Design SystolicCore, start of the top module:
module SystolicCore(
	input clk,
	input rst,
	input start,
	input mode_conv_mm,
	input isac,
	input isrelu,
	input isbn,
	input [22:0] dfsm_config,
	input all_data_rdy,
	input pe_config_1_1,
	input pe_config_1_2,
	input pe_config_1_3,
	input pe_config_2_1,
	input pe_config_2_2,
	input pe_config_2_3,
	input [7:0] data_horz_1_1,
	input [7:0] data_horz_1_2,
	input [7:0] data_horz_1_3,
	input [7:0] data_horz_2_1,
	input [7:0] data_horz_2_2,
	input [7:0] data_horz_2_3,
	input [7:0] data_obli_1,
	input [7:0] data_obli_2,
	input [7:0] data_obli_3,
	input [7:0] data_obli_4,
	input [7:0] data_obli_5,
	input [7:0] data_obli_6,
	input [15:0] data_bn_1,
	input [15:0] data_bn_2,
	input data_bn_en,
	output data_preread,
	output [7:0] dout_1_1,
	output [7:0] dout_1_2,
	output [7:0] dout_1_3,
	output [7:0] dout_1_4,
	output [7:0] dout_2_1,
	output [7:0] dout_2_2,
	output [7:0] dout_2_3,
	output [7:0] dout_2_4,
	output dout_en_1_1,
	output dout_en_1_2,
	output dout_en_1_3,
	output dout_en_1_4,
	output dout_en_2_1,
	output dout_en_2_2,
	output dout_en_2_3,
	output dout_en_2_4
);
	parameter nCols = 4;
	parameter nRows = 3;
	parameter iWidth = 8;
	parameter oWidth = 8;
	parameter DFSM_MAX_nPERIOD = 512;
	parameter DFSM_MAX_nLMAC = 3072;
	parameter DFSM_MAX_nSHFT = 3;
	logic A_1, A_2, A_3, A_4;
	logic B_1, B_2, B_3, B_4;
	logic C_1, C_2, C_3, C_4;
	logic D_1, D_2, D_3, D_4;
	logic E_1, E_2, E_3, E_4;
	logic F_1, F_2, F_3, F_4;
	logic G_1, G_2, G_3, G_4;
	logic H_1, H_2, H_3, H_4;
	logic dfsm_data_en_1, dfsm_data_en_2, dfsm_data_en_3, dfsm_data_en_4;
	logic start_bypass_1, start_bypass_2, start_bypass_3, start_bypass_4;
	logic array_data_en;
	always@(posedge clk) begin
		if (~rst) begin
			array_data_en <= 0;
		end
		else begin
			array_data_en <= data_preread;
		end
	end
  ...
make LEC_CHECK=0 ABC_AREA=1 CAP_MARGIN=20 CELL_PAD_IN_SITES_GLOBAL_PLACEMENT=0 CORE_MARGIN=2 CORE_UTILIZATION=72 CTS_CLUSTER_SIZE=75 PLACE_DENSITY_LB_ADDON=0.24 SLEW_MARGIN=20 TNS_END_PERCENT=85 finish   # period 6.84 ns
run.sh (not shown) runs the stock make flow with config.mk's settings and CLKGATE_MAP_FILE=.
The baseline reached the layout checks and failed them: setup timing.
==> next run, changes <==
--- a/flow/config.mk
+++ b/flow/config.mk
@@ -12,3 +12,2 @@
-export CORE_UTILIZATION = 72
-export CTS_CLUSTER_SIZE = 75
-export PLACE_DENSITY_LB_ADDON = 0.24
+export CORE_UTILIZATION = 60
+export CTS_CLUSTER_SIZE = 18
==> flow/constraint.sdc (replaced) <==
create_clock -name core_clock -period 3.72 [get_ports {clk}]
set_input_delay 0.7440 -clock core_clock [delete_from_list [all_inputs] [get_ports {clk}]]
set_output_delay 0.7440 -clock core_clock [all_outputs]
set_load 0.01 [all_outputs]
The changed run produced a layout that fails on setup timing. Sequential power goes up by 83%. Final area grows by 3.2%. Die size came out higher by 20%. Clock power came out higher by 92%. First-iteration DRC count shrinks by 34%. Setup slack gets worse by 1.8 ns. Wire length went down by 6.6%. Clock skew is higher by 0.010 ns.
==> next run, changes <==
--- a/flow/config.mk
+++ b/flow/config.mk
@@ -10 +9,0 @@
-export CELL_PAD_IN_SITES_GLOBAL_PLACEMENT = 0
@@ -12,2 +11,2 @@
-export CORE_UTILIZATION = 60
-export CTS_CLUSTER_SIZE = 18
+export CORE_UTILIZATION = 70
+export PLACE_DENSITY = 0.67
@@ -15 +13,0 @@
-export TNS_END_PERCENT = 85
==> flow/constraint.sdc (replaced) <==
create_clock -name core_clock -period 6.57 [get_ports {clk}]
set_input_delay 1.3140 -clock core_clock [delete_from_list [all_inputs] [get_ports {clk}]]
set_output_delay 1.3140 -clock core_clock [all_outputs]
set_load 0.01 [all_outputs]
What happened: The changed run finished but fails on setup timing. Core utilization increases by 9.2 points. Die size shrinks by about a fifth. Final area shrinks by a few percent. Clock power is lower by well over a third. Non-clock buffer count drops by 467. Sequential cell count stays the same. Power came out lower by well over a third. Routed wire length went up slightly. Sequential power falls by well over a third.
==> next run, changes <==
--- a/flow/config.mk
+++ b/flow/config.mk
@@ -11,2 +11,2 @@
-export CORE_UTILIZATION = 70
-export PLACE_DENSITY = 0.67
+export CORE_UTILIZATION = 59
+export PLACE_DENSITY = 0.37
==> flow/constraint.sdc (replaced) <==
create_clock -name core_clock -period 5.74 [get_ports {clk}]
set_input_delay 1.1480 -clock core_clock [delete_from_list [all_inputs] [get_ports {clk}]]
set_output_delay 1.1480 -clock core_clock [all_outputs]
set_load 0.01 [all_outputs]
Outcome: The new run produced a layout that fails on setup timing; combinational power grows by 25%; setup slack degrades by 0.51 ns; total power increases by 18%; cell area rose by 4.6%; core utilization goes down by 10 points; hold slack is about the same; clock-buffer cell count is higher by 22; critical path depth shrinks by 1; non-clock buffer count goes up by 534.


Setup of amber:
Starting RTL as in the previous note.
export LEC_CHECK = 0
export CAP_MARGIN = 20
export CORE_MARGIN = 2
export CORE_UTILIZATION = 45
export PLACE_DENSITY = 0.6
export SETUP_SLACK_MARGIN = 3.41
export SLEW_MARGIN = 20
create_clock -name core_clock -period 11.8 [get_ports {clk}]
amber did not stop at any stage, and its layout met the timing, design-rule and antenna checks.
Edits applied to the flow inputs when going from amber to tundra:
- removing SETUP_SLACK_MARGIN (formerly 3.41)
- changing PLACE_DENSITY from 0.6 to 0.64
- changing CORE_UTILIZATION from 45 to 72
- changing the clock period (ns, I/O delays scaled along) from 11.8 to 7.93
Notes after the runs:
Completing all stages was not enough for tundra: its layout failed the final checks because of setup timing.
Going from amber to tundra, setup slack at placement -2220 ps, ratio of routed vias to standard cells +about 13%, number of multi-input logic gates ~0 delta, routed wire length +1.5%.
Looking at amber and tundra, the worst hold slack is a wash.
Critical path's largest stage delay was higher in the run labelled tundra.
Delta (tundra minus amber): combinational logic power shows an increase of about 54%, horizontal die dimension shows a reduction of about 20%, worst setup slack shows a reduction of 2340 ps, cell area reported after detailed placement shows an increase of 1400 µm².


Starting RTL as in the previous note.
==> flow/design.v (excerpt) <==
module SystolicCore(
	input clk,
	input rst,
	input start,
	input mode_conv_mm,
	input isac,
	input isrelu,
	input isbn,
	input [22:0] dfsm_config,
	input all_data_rdy,
	input pe_config_1_1,
	input pe_config_1_2,
	input pe_config_1_3,
	input pe_config_2_1,
	input pe_config_2_2,
	input pe_config_2_3,
	input [7:0] data_horz_1_1,
	input [7:0] data_horz_1_2,
	input [7:0] data_horz_1_3,
	input [7:0] data_horz_2_1,
	input [7:0] data_horz_2_2,
	input [7:0] data_horz_2_3,
	input [7:0] data_obli_1,
	input [7:0] data_obli_2,
	input [7:0] data_obli_3,
	input [7:0] data_obli_4,
	input [7:0] data_obli_5,
	input [7:0] data_obli_6,
	input [15:0] data_bn_1,
	input [15:0] data_bn_2,
	input data_bn_en,
	output data_preread,
	output [7:0] dout_1_1,
	output [7:0] dout_1_2,
	output [7:0] dout_1_3,
	output [7:0] dout_1_4,
	output [7:0] dout_2_1,
	output [7:0] dout_2_2,
	output [7:0] dout_2_3,
	output [7:0] dout_2_4,
	output dout_en_1_1,
	output dout_en_1_2,
	output dout_en_1_3,
	output dout_en_1_4,
	output dout_en_2_1,
	output dout_en_2_2,
	output dout_en_2_3,
	output dout_en_2_4
);
make LEC_CHECK=0 CAP_MARGIN=20 CELL_PAD_IN_SITES_GLOBAL_PLACEMENT=2 CORE_ASPECT_RATIO=1.73 CORE_MARGIN=2 CORE_UTILIZATION=64 PLACE_DENSITY_LB_ADDON=0.24 SETUP_SLACK_MARGIN=4.36 SLEW_MARGIN=35 finish   # period 17.3 ns
The starting point ended with an error in 3_1_place_gp_skip_io with FLW-0024.
Then changed:
CELL_PAD_IN_SITES_GLOBAL_PLACEMENT = not set   (was 2)
CORE_ASPECT_RATIO = not set   (was 1.73)
CORE_UTILIZATION = 70   (was 64)
PLACE_DENSITY = 0.6   (was not set)
PLACE_DENSITY_LB_ADDON = not set   (was 0.24)
SETUP_SLACK_MARGIN = not set   (was 4.36)
SLEW_MARGIN = 20   (was 35)
clock period = 9.83 ns   (was 17.3 ns; I/O delays follow)
- The new run finished with setup timing left
- synthesized area is unchanged
- die area shrinks by 8.6%
- synthesized cell count stays the same
Then changed:
CORE_UTILIZATION = 57   (was 70)
CTS_CLUSTER_SIZE = 96   (was not set)
clock period = 11.2 ns   (was 9.83 ns; I/O delays follow)
This time the run finished clean; worst hold slack is about the same; synthesized area is unchanged; utilization came out lower by 16 points; synthesized cell count stays the same; global-route usage came out lower by 6.5 points.
Then changed:
CORE_UTILIZATION = 45   (was 57)
CTS_CLUSTER_SIZE = not set   (was 96)
GPL_ROUTABILITY_DRIVEN = 0   (was not set)
TNS_END_PERCENT = 30   (was not set)
clock period = 12.0 ns   (was 11.2 ns; I/O delays follow)
After rerunning: First-iteration DRC count came out higher by 2.4%. Global-route usage came out lower by 6.2 points. Die size came out higher by 26%. Clock-buffer cell count came out higher by 24. Power came out lower by 6.1%. Worst setup slack is better by 0.13 ns. Cell area hardly moves. Core utilization came out lower by 14 points.
Then changed:
CAP_MARGIN = 30   (was 20)
CORE_UTILIZATION = 26   (was 45)
GPL_ROUTABILITY_DRIVEN = not set   (was 0)
PLACE_DENSITY = not set   (was 0.6)
SETUP_SLACK_MARGIN = 2.07   (was not set)
TNS_END_PERCENT = not set   (was 30)
=>
- non-clock buffer count rose by 145
- wire length increases by a few percent
- synthesized cell count is unchanged
- sequential power stays flat
- global-route usage falls by 9.2 points
- core utilization shrinks by 20 points
Then changed:
CAP_MARGIN = 20   (was 30)
CORE_UTILIZATION = 65   (was 26)
SETUP_SLACK_MARGIN = not set   (was 2.07)
clock period = 6.14 ns   (was 12.0 ns; I/O delays follow)
- The new run reached the layout checks and failed them: setup timing
- sequential share of layout area rose by 0.44 points
- worst setup slack got worse by 3.4 ns
- cell area fell slightly


Starting RTL as in the previous note.
make LEC_CHECK=0 CAP_MARGIN=20 CORE_MARGIN=2 CORE_UTILIZATION=72 CTS_CLUSTER_DIAMETER=138 CTS_CLUSTER_SIZE=10 PLACE_DENSITY=0.36 SETUP_SLACK_MARGIN=1.09 SLEW_MARGIN=20 finish   # period 6.57 ns
The baseline completed and failed the layout checks on setup timing.
Next try:
ABC_AREA = 1   (was default)
CELL_PAD_IN_SITES_GLOBAL_PLACEMENT = 0   (was default)
CORE_ASPECT_RATIO = 0.53   (was default)
CTS_CLUSTER_DIAMETER = default   (was 138)
CTS_CLUSTER_SIZE = 75   (was 10)
PLACE_DENSITY = default   (was 0.36)
PLACE_DENSITY_LB_ADDON = 0.24   (was default)
SETUP_SLACK_MARGIN = 0.6   (was 1.09)
TNS_END_PERCENT = 85   (was default)
Effect: The new run completed and failed the layout checks on setup timing; global-route usage climbs by 8.5 points; power rises by 6.0%; via count went up by about 33%; die size goes up by 8.0%.
Next try:
CORE_ASPECT_RATIO = default   (was 0.53)
CORE_UTILIZATION = 71   (was 72)
CTS_CLUSTER_SIZE = 77   (was 75)
PLACE_DENSITY_LB_ADDON = default   (was 0.24)
SETUP_SLACK_MARGIN = default   (was 0.6)
clock period = 2.3 ns   (was 6.57 ns; I/O delays follow)
With this change the flow died in global routing.
Synthesized area does not change.
Die area came out higher by about 1.3%.
Synthesized cell count stays the same.
Next try:
ABC_AREA = default   (was 1)
CELL_PAD_IN_SITES_GLOBAL_PLACEMENT = default   (was 0)
CORE_UTILIZATION = 45   (was 71)
CTS_CLUSTER_SIZE = default   (was 77)
PLACE_DENSITY = 0.6   (was default)
TNS_END_PERCENT = default   (was 85)
clock period = 12.0 ns   (was 2.3 ns; I/O delays follow)
The new run produced a clean layout.
Area after synthesis goes down by about 7%.
Die area is higher by 46%.
Synthesized cell count shrinks by 25%.
Next try:
clock period = 8.08 ns   (was 12.0 ns; I/O delays follow)
What happened:
- Now the flow finished but fails on setup timing
- clock skew went down by 0.0034 ns
- cell count came out higher by about 3%
- total power grows by 49%
- routed wire length grows by 2.1%
- setup slack is worse by 1.5 ns
- sequential power goes up by about 50%
- non-clock buffer count rose by 410
- synthesized cell count does not change
- clock-buffer cell count rises by 14
- hold slack is about the same
Next try:
ABC_AREA = 1   (was default)
CORE_UTILIZATION = 64   (was 45)
PLACE_DENSITY = 0.37   (was 0.6)
clock period = 9.48 ns   (was 8.08 ns; I/O delays follow)
Outcome: Now the flow ran to the end with no violations; clock-buffer cell count drops by 19; worst setup slack gets better by 1.4 ns; worst hold slack stays flat; design area increases by 5.6%.


SystolicCore again, from the RTL that the note above started with.
export LEC_CHECK = 0
export ABC_AREA = 1
export CAP_MARGIN = 20
export CELL_PAD_IN_SITES_GLOBAL_PLACEMENT = 0
export CORE_MARGIN = 2
export CORE_UTILIZATION = 72
export CTS_CLUSTER_SIZE = 74
export HOLD_SLACK_MARGIN = 0.29
export PLACE_DENSITY_LB_ADDON = 0.24
export SETUP_SLACK_MARGIN = -0.12
export SLEW_MARGIN = 20
export TNS_END_PERCENT = 85
create_clock -name core_clock -period 6.69 [get_ports {clk}]
The starting point ran to the end with violations: negative setup slack.
Then changed:
==> flow/config.mk (replaced) <==
export PLATFORM = sky130hd
export DESIGN_NAME = SystolicCore
export DESIGN_NICKNAME = SystolicCore
export VERILOG_FILES = /design/flow/design.v
export SDC_FILE = /design/flow/constraint.sdc
export NUM_CORES = 4
export LEC_CHECK = 0
export ABC_AREA = 1
export CAP_MARGIN = 20
export CORE_MARGIN = 2
export CORE_UTILIZATION = 72
export PLACE_DENSITY = 0.78
export SLEW_MARGIN = 20
==> flow/constraint.sdc (replaced) <==
create_clock -name core_clock -period 6.67 [get_ports {clk}]
set_input_delay 1.3340 -clock core_clock [delete_from_list [all_inputs] [get_ports {clk}]]
set_output_delay 1.3340 -clock core_clock [all_outputs]
set_load 0.01 [all_outputs]
- The changed run finished with negative setup slack left
- area after synthesis stays the same
- sequential share of layout area goes down by 0.20 points
- final cell count hardly moves
- combinational power stays flat
Then changed:
--- a/flow/config.mk
+++ b/flow/config.mk
@@ -11,3 +11,5 @@
 export CORE_UTILIZATION = 72
-export PLACE_DENSITY = 0.78
+export CTS_CLUSTER_SIZE = 72
+export PLACE_DENSITY = 0.67
+export SETUP_SLACK_MARGIN = -0.22
 export SLEW_MARGIN = 20
==> flow/constraint.sdc (replaced) <==
create_clock -name core_clock -period 6.57 [get_ports {clk}]
set_input_delay 1.3140 -clock core_clock [delete_from_list [all_inputs] [get_ports {clk}]]
set_output_delay 1.3140 -clock core_clock [all_outputs]
set_load 0.01 [all_outputs]
=> The changed run finished but failed the layout checks on negative setup slack. Clock skew is higher by 0.011 ns. Count of clock-buffer cells in the layout grows by 11. Sequential share of layout area goes down by 0.25 points. Via count grows by 3.1%. Die size is unchanged. Hold slack stays flat. Cell count grows by about 1%. Global-route usage rises by 1.5 points. Total power rises by about 1.5%. Combinational power increases by about 4%.
Then changed:
--- a/flow/config.mk
+++ b/flow/config.mk
@@ -7,3 +7,2 @@
 export LEC_CHECK = 0
-export ABC_AREA = 1
 export CAP_MARGIN = 20
@@ -11,5 +10,7 @@
 export CORE_UTILIZATION = 72
-export CTS_CLUSTER_SIZE = 72
-export PLACE_DENSITY = 0.67
-export SETUP_SLACK_MARGIN = -0.22
+export CTS_CLUSTER_DIAMETER = 102
+export CTS_CLUSTER_SIZE = 10
+export HOLD_SLACK_MARGIN = 0.3
+export PLACE_DENSITY = 0.35
+export SETUP_SLACK_MARGIN = 1.09
 export SLEW_MARGIN = 20
The changed run reached the layout checks and failed them: negative setup slack.
Total power came out lower by 8.5%.
Core utilization came out lower by 3.8 points.
Hold slack loses 0.0046 ns.
Setup slack loses 0.16 ns.
No activity file was given, so power comes from the tool's default toggle rates.
